==> run a <==
Design boron_dec, start of the top module:
module boron_dec (
    input  clk, rst, start, input [63:0] plain_text, input [79:0] master_key,
    output reg done, output reg [63:0] cipher_text
);
    parameter IDLE = 3'b000, KEYGEN = 3'b011, ROUND = 3'b001;
    reg [2:0] reg_sm_main;
    reg [4:0] reg_round_counter;
    reg [63:0] reg_plaintext;
    wire [63:0] reg_nextplaintext;
    reg [79:0] reg_key;
    wire [79:0] reg_nextkey, dec_reg_nextkey;
    key_scheduler ks(.clk(clk), .rst(rst), .round_counter(reg_round_counter), .i_ks_oldkey(reg_key), .o_ks_newkey(reg_nextkey));
    dec_key_scheduler dks(.clk(clk), .rst(rst), .round_counter(reg_round_counter), .i_ks_oldkey(reg_key), .o_ks_newkey(dec_reg_nextkey));
    dec_add_round_key ark(.i_ark_cipher(reg_plaintext), .i_ark_key(dec_reg_nextkey[63:0]), .o_ark_msg(reg_nextplaintext));
    always @(posedge clk ) begin
        if(!rst) begin
            reg_sm_main <= IDLE;
            done <= 1'b0;
        end
        else begin
            done <= 1'b0;
            case (reg_sm_main)
                IDLE:  
                    if(start) begin
                        reg_plaintext <= plain_text;
                        reg_key <= master_key;
                        reg_sm_main <= KEYGEN;
                        reg_round_counter <= 5'd1;
                    end
                    else
                        reg_sm_main <= IDLE;
                KEYGEN:
                    if(reg_round_counter < 25) begin
                        reg_key <= reg_nextkey;
                        reg_round_counter <= reg_round_counter + 1;
                        reg_sm_main <= KEYGEN;
                    end else begin
                        reg_sm_main <= ROUND;
                        reg_plaintext <= (reg_nextkey[63:0] ^ reg_plaintext);
  ...
Settings: LEC_CHECK=0, ABC_AREA=0, CAP_MARGIN=20, CORE_ASPECT_RATIO=1.79, CORE_MARGIN=9, CORE_UTILIZATION=29, CTS_CLUSTER_DIAMETER=170, GPL_ROUTABILITY_DRIVEN=0, GPL_TIMING_DRIVEN=1, MAX_ROUTING_LAYER=met5, PLACE_DENSITY_LB_ADDON=0.03, SETUP_SLACK_MARGIN=0.43, SLEW_MARGIN=20, TNS_END_PERCENT=50; clock period 2.11 ns.
run.sh (not shown) runs the stock make flow with config.mk's settings and CLKGATE_MAP_FILE=.
==> run b: changes against run a <==
Settings changed: CORE_MARGIN 9 to 2, CORE_UTILIZATION 29 to 71, CTS_CLUSTER_SIZE set to 48, HOLD_SLACK_MARGIN set to -0.08, PLACE_DENSITY set to 0.35, PLACE_DENSITY_LB_ADDON 0.03 to unset.
==> flow/constraint.sdc (replaced) <==
create_clock -name core_clock -period 2.88 [get_ports {clk}]
set_input_delay 0.5760 -clock core_clock [delete_from_list [all_inputs] [get_ports {clk}]]
set_output_delay 0.5760 -clock core_clock [all_outputs]
set_load 0.01 [all_outputs]
==> git commit body <==
Refresh implementation metrics

* Result of the run: stopped before the end
- Per the run summary, the flow got no further than 5_1_grt.
- First error in the log: [ERROR DPL-0038] Utilization greater than 100%, impossible to legalize
- CTS Buf Count: 8
- Post-CTS repair ended up resizing 145 cells.
- STA on the placed design reports a worst setup slack of -0.221 ns.
* Die ar.: 22000 um2
- DIE HEIGHT: 197 um
- Area after DPL: 17800 um2
- Placed instance count: 1766
- Half-perimeter wire length of the detailed placement result: 33.9 mm
# the run above: run b

==> git commit body <==
Log flow metrics for this revision

- Across all setup checks in the final design, the least slack found is -0.553 ns.
- Final number of setup-violating endpoints: 270
- A clean result was blocked by setup timing.
- The chip occupies 59700 um2.
* Minimum setup slack after placement: -0.739 ns
* DIE HEIGHT: 320 um
* CTS Buf Count: 26
- Result of the run: complete, but fails checks
* Cells resized by post-CTS repair: 309
# the run above: run a


---

==> inputs of job 3989 <==
==> flow/design.v <==
module s_box (
    input [3:0] i_sb, output [3:0] o_sb
);
    assign o_sb[0] = (!i_sb[3]&!i_sb[2]&i_sb[1]) | (!i_sb[2]&i_sb[1]&i_sb[0]) 
    | (!i_sb[3]&i_sb[2]&!i_sb[1]) | (i_sb[2]&!i_sb[1]&i_sb[0]) | 
    (i_sb[3]&!i_sb[2]&!i_sb[1]&!i_sb[0]) | (i_sb[3]&i_sb[2]&i_sb[1]&!i_sb[0]);
    assign o_sb[1] = (!i_sb[3]&!i_sb[2]&!i_sb[0]) | (!i_sb[3]&!i_sb[1]&!i_sb[0]) | (i_sb[2]&i_sb[1]&i_sb[0]) 
| (i_sb[3]&!i_sb[2]&i_sb[0]) | (i_sb[3]&i_sb[2]&i_sb[1]);
    assign o_sb[2] = (!i_sb[3]&!i_sb[2]&!i_sb[1]) | (!i_sb[2]&!i_sb[1]&!i_sb[0]) | (!i_sb[3]&i_sb[2]&!i_sb[0]) 
| (i_sb[3]&i_sb[1]&i_sb[0]) | (i_sb[3]&i_sb[2]&i_sb[0]);
    assign o_sb[3] = (!i_sb[3]&!i_sb[2]&!i_sb[0]) | (!i_sb[3]&i_sb[1]&!i_sb[0]) | (!i_sb[3]&i_sb[2]&i_sb[0]) 
| (i_sb[3]&!i_sb[1]&!i_sb[0]) | (i_sb[3]&!i_sb[2]&i_sb[1]&i_sb[0]);
endmodule
module block_shuffle (
    input [15:0] i_bs, output [15:0] o_bs
);
    assign o_bs = {i_bs[7:4], i_bs[3:0], i_bs[15:12], i_bs[11:8]};
endmodule
module round_permutation #(
    parameter [5:0] shift = 5'b0000,
    parameter [7:0] data_length = 8'd16
)(
    input [data_length - 1:0] i_rp,  output [data_length - 1:0] o_rp
); 
assign o_rp = (i_rp << shift) | (i_rp >> (data_length - shift));
endmodule
module key_scheduler (
    input clk, rst, input [4:0] round_counter, input [79:0] i_ks_oldkey, output [79:0] o_ks_newkey 
);
    wire [79:0] level_shift;
    wire [79:0] level_sbox;
    wire [4:0] xor_rc;
    round_permutation #(.shift(13), .data_length(80)) rp (.i_rp(i_ks_oldkey), .o_rp(level_shift));
    s_box sb(.i_sb(level_shift[3:0]), .o_sb(level_sbox[3:0]));
    assign level_sbox[79:4] = level_shift[79:4];
    assign xor_rc = level_sbox[63:59]^(round_counter -1);
    assign o_ks_newkey = {level_sbox[79:64], xor_rc, level_sbox[58:0]};
endmodule
module dec_s_box (
    input [3:0] i_sb, output reg [3:0] o_sb 
);
    always @(*) begin
        case(i_sb)
        4'h0: o_sb = 4'hA;
        4'h1: o_sb = 4'h3;
        4'h2: o_sb = 4'h9;
        4'h3: o_sb = 4'hE;
        4'h4: o_sb = 4'h1;
        4'h5: o_sb = 4'hD;
        4'h6: o_sb = 4'hF;
        4'h7: o_sb = 4'h4;
        4'h8: o_sb = 4'hC;
        4'h9: o_sb = 4'h5;
        4'hA: o_sb = 4'h7;
        4'hB: o_sb = 4'h2;
        4'hC: o_sb = 4'h6;
        4'hD: o_sb = 4'h8;
        4'hE: o_sb = 4'h0;
        4'hF: o_sb = 4'hB;
        endcase
    end
endmodule
module dec_block_shuffle (
    input [15:0] i_bs, output [15:0] o_bs
);
    block_shuffle bs (i_bs, o_bs);
endmodule
module dec_round_permutation #(
    parameter [5:0] shift = 5'b0000,
    parameter [7:0] data_length = 8'd16
)(
    input [data_length - 1:0] i_rp,  output [data_length - 1:0] o_rp
); 
    assign o_rp = (i_rp >> shift) | (i_rp << (data_length - shift));
endmodule
module dec_XOR_layer (
    input [63:0] i_xor, output [63:0] o_xor
);
    assign o_xor = {(i_xor[63:48]^i_xor[47:32]), (i_xor[47:32]^i_xor[31:16]^i_xor[15:0]),(i_xor[63:48]^i_xor[47:32]^i_xor[31:16]), (i_xor[31:16]^i_xor[15:0])};
endmodule
module dec_permutation_layer (
    input [63:0] i_pl, output [63:0] o_pl
);
    wire [63:0] rp2bs;
    wire [63:0] xor2rp;
    dec_XOR_layer xl(.i_xor(i_pl), .o_xor(xor2rp));
            dec_round_permutation #(.shift(1), .data_length(16)) rp0(.i_rp(xor2rp[(16*0 + 15):16*0]), .o_rp(rp2bs[15:0]));
            dec_round_permutation #(.shift(4), .data_length(16)) rp1(.i_rp(xor2rp[(16*1 + 15):16*1]), .o_rp(rp2bs[(16 + 15):16*1]));
            dec_round_permutation #(.shift(7), .data_length(16)) rp2(.i_rp(xor2rp[(16*2 + 15):16*2]), .o_rp(rp2bs[(16*2 + 15):16*2]));
            dec_round_permutation #(.shift(9), .data_length(16)) rp3(.i_rp(xor2rp[(16*3 + 15):16*3]), .o_rp(rp2bs[(16*3 + 15):16*3]));
    genvar i;
    generate
        for (i = 0; i < 4; i = i +1 ) begin
            dec_block_shuffle bs(.i_bs(rp2bs[(16*i + 15):16*i]), .o_bs(o_pl[(16*i + 15):16*i]));
        end
    endgenerate
endmodule
module dec_add_round_key (
    input [63:0] i_ark_cipher, input [63:0] i_ark_key,
    output [63:0] o_ark_msg
);
    wire [63:0] sb2xor;
    wire [63:0] pl2sb;
    dec_permutation_layer pl(.i_pl(i_ark_cipher), .o_pl(pl2sb));
    genvar j;
    generate    
    for(j=0; j < 16; j = j + 1) begin
            dec_s_box sb(.i_sb(pl2sb[(4*j + 3):4*j]), .o_sb(sb2xor[(4*j + 3):4*j]));
        end
    endgenerate
    assign o_ark_msg = i_ark_key ^ sb2xor;
endmodule
module dec_key_scheduler (
    input clk, rst, input [4:0] round_counter, input [79:0] i_ks_oldkey, output [79:0] o_ks_newkey 
);
    wire [79:0] level_shift;
    wire [79:0] level_sbox;
    wire [4:0] xor_rc;
    assign {level_sbox[79:64], xor_rc, level_sbox[58:0]} = i_ks_oldkey;
    assign level_sbox[63:59] = xor_rc ^(round_counter -1);
    assign level_shift[79:4] = level_sbox[79:4];
    dec_s_box sb(.i_sb(level_sbox[3:0]), .o_sb(level_shift[3:0]));
    dec_round_permutation #(.shift(13), .data_length(80)) rp (.i_rp(level_shift), .o_rp(o_ks_newkey));
endmodule
module boron_dec (
    input  clk, rst, start, input [63:0] plain_text, input [79:0] master_key,
    output reg done, output reg [63:0] cipher_text
);
    parameter IDLE = 3'b000, KEYGEN = 3'b011, ROUND = 3'b001;
    reg [2:0] reg_sm_main;
    reg [4:0] reg_round_counter;
    reg [63:0] reg_plaintext;
    wire [63:0] reg_nextplaintext;
    reg [79:0] reg_key;
    wire [79:0] reg_nextkey, dec_reg_nextkey;
    key_scheduler ks(.clk(clk), .rst(rst), .round_counter(reg_round_counter), .i_ks_oldkey(reg_key), .o_ks_newkey(reg_nextkey));
    dec_key_scheduler dks(.clk(clk), .rst(rst), .round_counter(reg_round_counter), .i_ks_oldkey(reg_key), .o_ks_newkey(dec_reg_nextkey));
    dec_add_round_key ark(.i_ark_cipher(reg_plaintext), .i_ark_key(dec_reg_nextkey[63:0]), .o_ark_msg(reg_nextplaintext));
    always @(posedge clk ) begin
        if(!rst) begin
            reg_sm_main <= IDLE;
            done <= 1'b0;
        end
        else begin
            done <= 1'b0;
            case (reg_sm_main)
                IDLE:  
                    if(start) begin
                        reg_plaintext <= plain_text;
                        reg_key <= master_key;
                        reg_sm_main <= KEYGEN;
                        reg_round_counter <= 5'd1;
                    end
                    else
                        reg_sm_main <= IDLE;
                KEYGEN:
                    if(reg_round_counter < 25) begin
                        reg_key <= reg_nextkey;
                        reg_round_counter <= reg_round_counter + 1;
                        reg_sm_main <= KEYGEN;
                    end else begin
                        reg_sm_main <= ROUND;
                        reg_plaintext <= (reg_nextkey[63:0] ^ reg_plaintext);
                        reg_key <= reg_nextkey;
                    end
                ROUND:
                    if(reg_round_counter > 1) begin
                        reg_plaintext <= reg_nextplaintext;
                        reg_key <= dec_reg_nextkey;
                        reg_round_counter <= reg_round_counter - 1;
                        reg_sm_main <= ROUND;
                    end
                    else begin
                        cipher_text <= reg_nextplaintext;
                        done <= 1'b1;
                        reg_sm_main <= IDLE;
                    end
                default:
                    reg_sm_main <= IDLE;
            endcase
        end
    end
endmodule
==> flow/run.sh <==
#!/bin/bash
# the make line also repeats each setting of config.mk as NAME=value (left out here)
make -C /OpenROAD-flow-scripts/flow DESIGN_CONFIG=/design/flow/config.mk WORK_HOME=/design/flow/orfs CLKGATE_MAP_FILE= finish
==> flow/config.mk <==
export PLATFORM = sky130hd
export DESIGN_NAME = boron_dec
export DESIGN_NICKNAME = boron_dec
export VERILOG_FILES = /design/flow/design.v
export SDC_FILE = /design/flow/constraint.sdc
export NUM_CORES = 4
export LEC_CHECK = 0
export ABC_AREA = 0
export CAP_MARGIN = 20
export CELL_PAD_IN_SITES_DETAIL_PLACEMENT = 2
export CORE_ASPECT_RATIO = 1.07
export CORE_MARGIN = 9
export CORE_UTILIZATION = 29
export CTS_CLUSTER_DIAMETER = 170
export GPL_ROUTABILITY_DRIVEN = 0
export GPL_TIMING_DRIVEN = 1
export HOLD_SLACK_MARGIN = 0.16
export MAX_ROUTING_LAYER = met4
export MIN_ROUTING_LAYER = met1
export PLACE_DENSITY_LB_ADDON = 0.2
export SETUP_SLACK_MARGIN = 0.43
export SLEW_MARGIN = 20
export TNS_END_PERCENT = 50
==> flow/constraint.sdc <==
create_clock -name core_clock -period 5.76 [get_ports {clk}]
set_input_delay 1.1520 -clock core_clock [delete_from_list [all_inputs] [get_ports {clk}]]
set_output_delay 1.1520 -clock core_clock [all_outputs]
set_load 0.01 [all_outputs]
==> job 512 (differences from job 3989) <==
- ABC_AREA: 0 -> not set
- CELL_PAD_IN_SITES_DETAIL_PLACEMENT: 2 -> not set
- CORE_ASPECT_RATIO: 1.07 -> not set
- CORE_MARGIN: 9 -> 2
- CORE_UTILIZATION: 29 -> 70
- CTS_CLUSTER_DIAMETER: 170 -> 31
- CTS_CLUSTER_SIZE: not set -> 32
- GPL_ROUTABILITY_DRIVEN: 0 -> not set
- GPL_TIMING_DRIVEN: 1 -> not set
- HOLD_SLACK_MARGIN: 0.16 -> -0.09
- MAX_ROUTING_LAYER: met4 -> not set
- MIN_ROUTING_LAYER: met1 -> not set
- PLACE_DENSITY_LB_ADDON: 0.2 -> not set
- SETUP_SLACK_MARGIN: 0.43 -> not set
- TNS_END_PERCENT: 50 -> not set
==> flow/constraint.sdc (replaced) <==
create_clock -name core_clock -period 3.73 [get_ports {clk}]
set_input_delay 0.7460 -clock core_clock [delete_from_list [all_inputs] [get_ports {clk}]]
set_output_delay 0.7460 -clock core_clock [all_outputs]
set_load 0.01 [all_outputs]
==> job 7053 (differences from job 3989) <==
- ABC_AREA: 0 -> not set
- CELL_PAD_IN_SITES_DETAIL_PLACEMENT: 2 -> not set
- CORE_ASPECT_RATIO: 1.07 -> not set
- CORE_MARGIN: 9 -> 2
- CORE_UTILIZATION: 29 -> 72
- CTS_CLUSTER_DIAMETER: 170 -> not set
- CTS_CLUSTER_SIZE: not set -> 10
- GPL_ROUTABILITY_DRIVEN: 0 -> not set
- GPL_TIMING_DRIVEN: 1 -> not set
- HOLD_SLACK_MARGIN: 0.16 -> not set
- MAX_ROUTING_LAYER: met4 -> not set
- MIN_ROUTING_LAYER: met1 -> not set
- PLACE_DENSITY_LB_ADDON: 0.2 -> not set
- SETUP_SLACK_MARGIN: 0.43 -> 1.46
- TNS_END_PERCENT: 50 -> not set
==> flow/constraint.sdc (replaced) <==
create_clock -name core_clock -period 4.97 [get_ports {clk}]
set_input_delay 0.9940 -clock core_clock [delete_from_list [all_inputs] [get_ports {clk}]]
set_output_delay 0.9940 -clock core_clock [all_outputs]
set_load 0.01 [all_outputs]
==> job 6671 (differences from job 3989) <==
- CELL_PAD_IN_SITES_DETAIL_PLACEMENT: 2 -> not set
- CORE_ASPECT_RATIO: 1.07 -> 1.0
- CORE_MARGIN: 9 -> 2
- CORE_UTILIZATION: 29 -> 72
- CTS_CLUSTER_DIAMETER: 170 -> 127
- CTS_CLUSTER_SIZE: not set -> 18
- HOLD_SLACK_MARGIN: 0.16 -> -0.09
- MAX_ROUTING_LAYER: met4 -> met5
- MIN_ROUTING_LAYER: met1 -> not set
- PLACE_DENSITY: not set -> 0.35
- PLACE_DENSITY_LB_ADDON: 0.2 -> not set
- SETUP_SLACK_MARGIN: 0.43 -> -0.18
- SLEW_MARGIN: 20 -> 30
==> flow/constraint.sdc (replaced) <==
create_clock -name core_clock -period 2.6 [get_ports {clk}]
set_input_delay 0.5200 -clock core_clock [delete_from_list [all_inputs] [get_ports {clk}]]
set_output_delay 0.5200 -clock core_clock [all_outputs]
set_load 0.01 [all_outputs]
==> comparison table <==
Run status: job 6671 finished with violations; job 7053 no timing/DRC/antenna violations; job 512 no timing/DRC/antenna violations; job 3989 no timing/DRC/antenna violations
Violated checks: job 6671 negative setup slack; job 7053 -; job 512 -; job 3989 -
Global-route met3 utilization: job 6671 0.08820; job 7053 0.07391; job 512 0.1024; job 3989 0.01927
Final RePlAce weighted congestion: job 6671 -; job 7053 0.9254; job 512 0.9097; job 3989 -
Proportion of cell area occupied by registers: job 6671 0.3464; job 7053 0.3679; job 512 0.3489; job 3989 0.3529
Non-CTS buffers: job 6671 368; job 7053 220; job 512 230; job 3989 222
Switching part of the total power: job 6671 0.3653; job 7053 0.3242; job 512 0.3118; job 3989 0.3228
Number of vias per cell after detailed routing: job 6671 7.355; job 7053 6.505; job 512 6.539; job 3989 5.142
Path length in cells of the critical path: job 6671 7; job 7053 7; job 512 7; job 3989 11
Number of clock buffers inserted by TritonCTS: job 6671 16; job 7053 26; job 512 46; job 3989 26
Cell mode on critical path: job 6671 -; job 7053 sky130_fd_sc_hd__xnor2_1; job 512 sky130_fd_sc_hd__xor2_1; job 3989 -
Total track usage: job 6671 0.4474; job 7053 0.3738; job 512 0.4060; job 3989 0.1861
Leak Pwr: job 6671 7.597 nW; job 7053 6.939 nW; job 512 7.413 nW; job 3989 7.084 nW
Largest Pwr Group: job 6671 combinational cells; job 7053 registers; job 512 the clock network; job 3989 registers
First-pass iteration count of the detailed router: job 6671 11; job 7053 6; job 512 5; job 3989 5
Power consumed by combinational cells: job 6671 5.16 mW; job 7053 1.98 mW; job 512 2.73 mW; job 3989 1.81 mW
Clock-net power: job 6671 2.58 mW; job 7053 1.73 mW; job 512 4.19 mW; job 3989 1.97 mW
Warning total across the stage logs: job 6671 135; job 7053 133; job 512 132; job 3989 131
RR Startpoint: job 6671 reg_plaintext[11]; job 7053 reg_plaintext[28]; job 512 reg_plaintext[20]; job 3989 reg_round_counter[0]
Highest routing layer actually used: job 6671 met5; job 7053 met4; job 512 met4; job 3989 met4
Cell area after placement: job 6671 18250 sq um; job 7053 17090 sq um; job 512 17200 sq um; job 3989 17590 sq um
FF-to-FF path depth: job 6671 7; job 7053 7; job 512 7; job 3989 11
Setup repair after global routing missed its margin: job 6671 true; job 7053 true; job 512 false; job 3989 false
Length of routed met2 wiring: job 6671 25230 microns; job 7053 19920 microns; job 512 21060 microns; job 3989 27960 microns
Power is estimated from default activity; no workload was simulated.
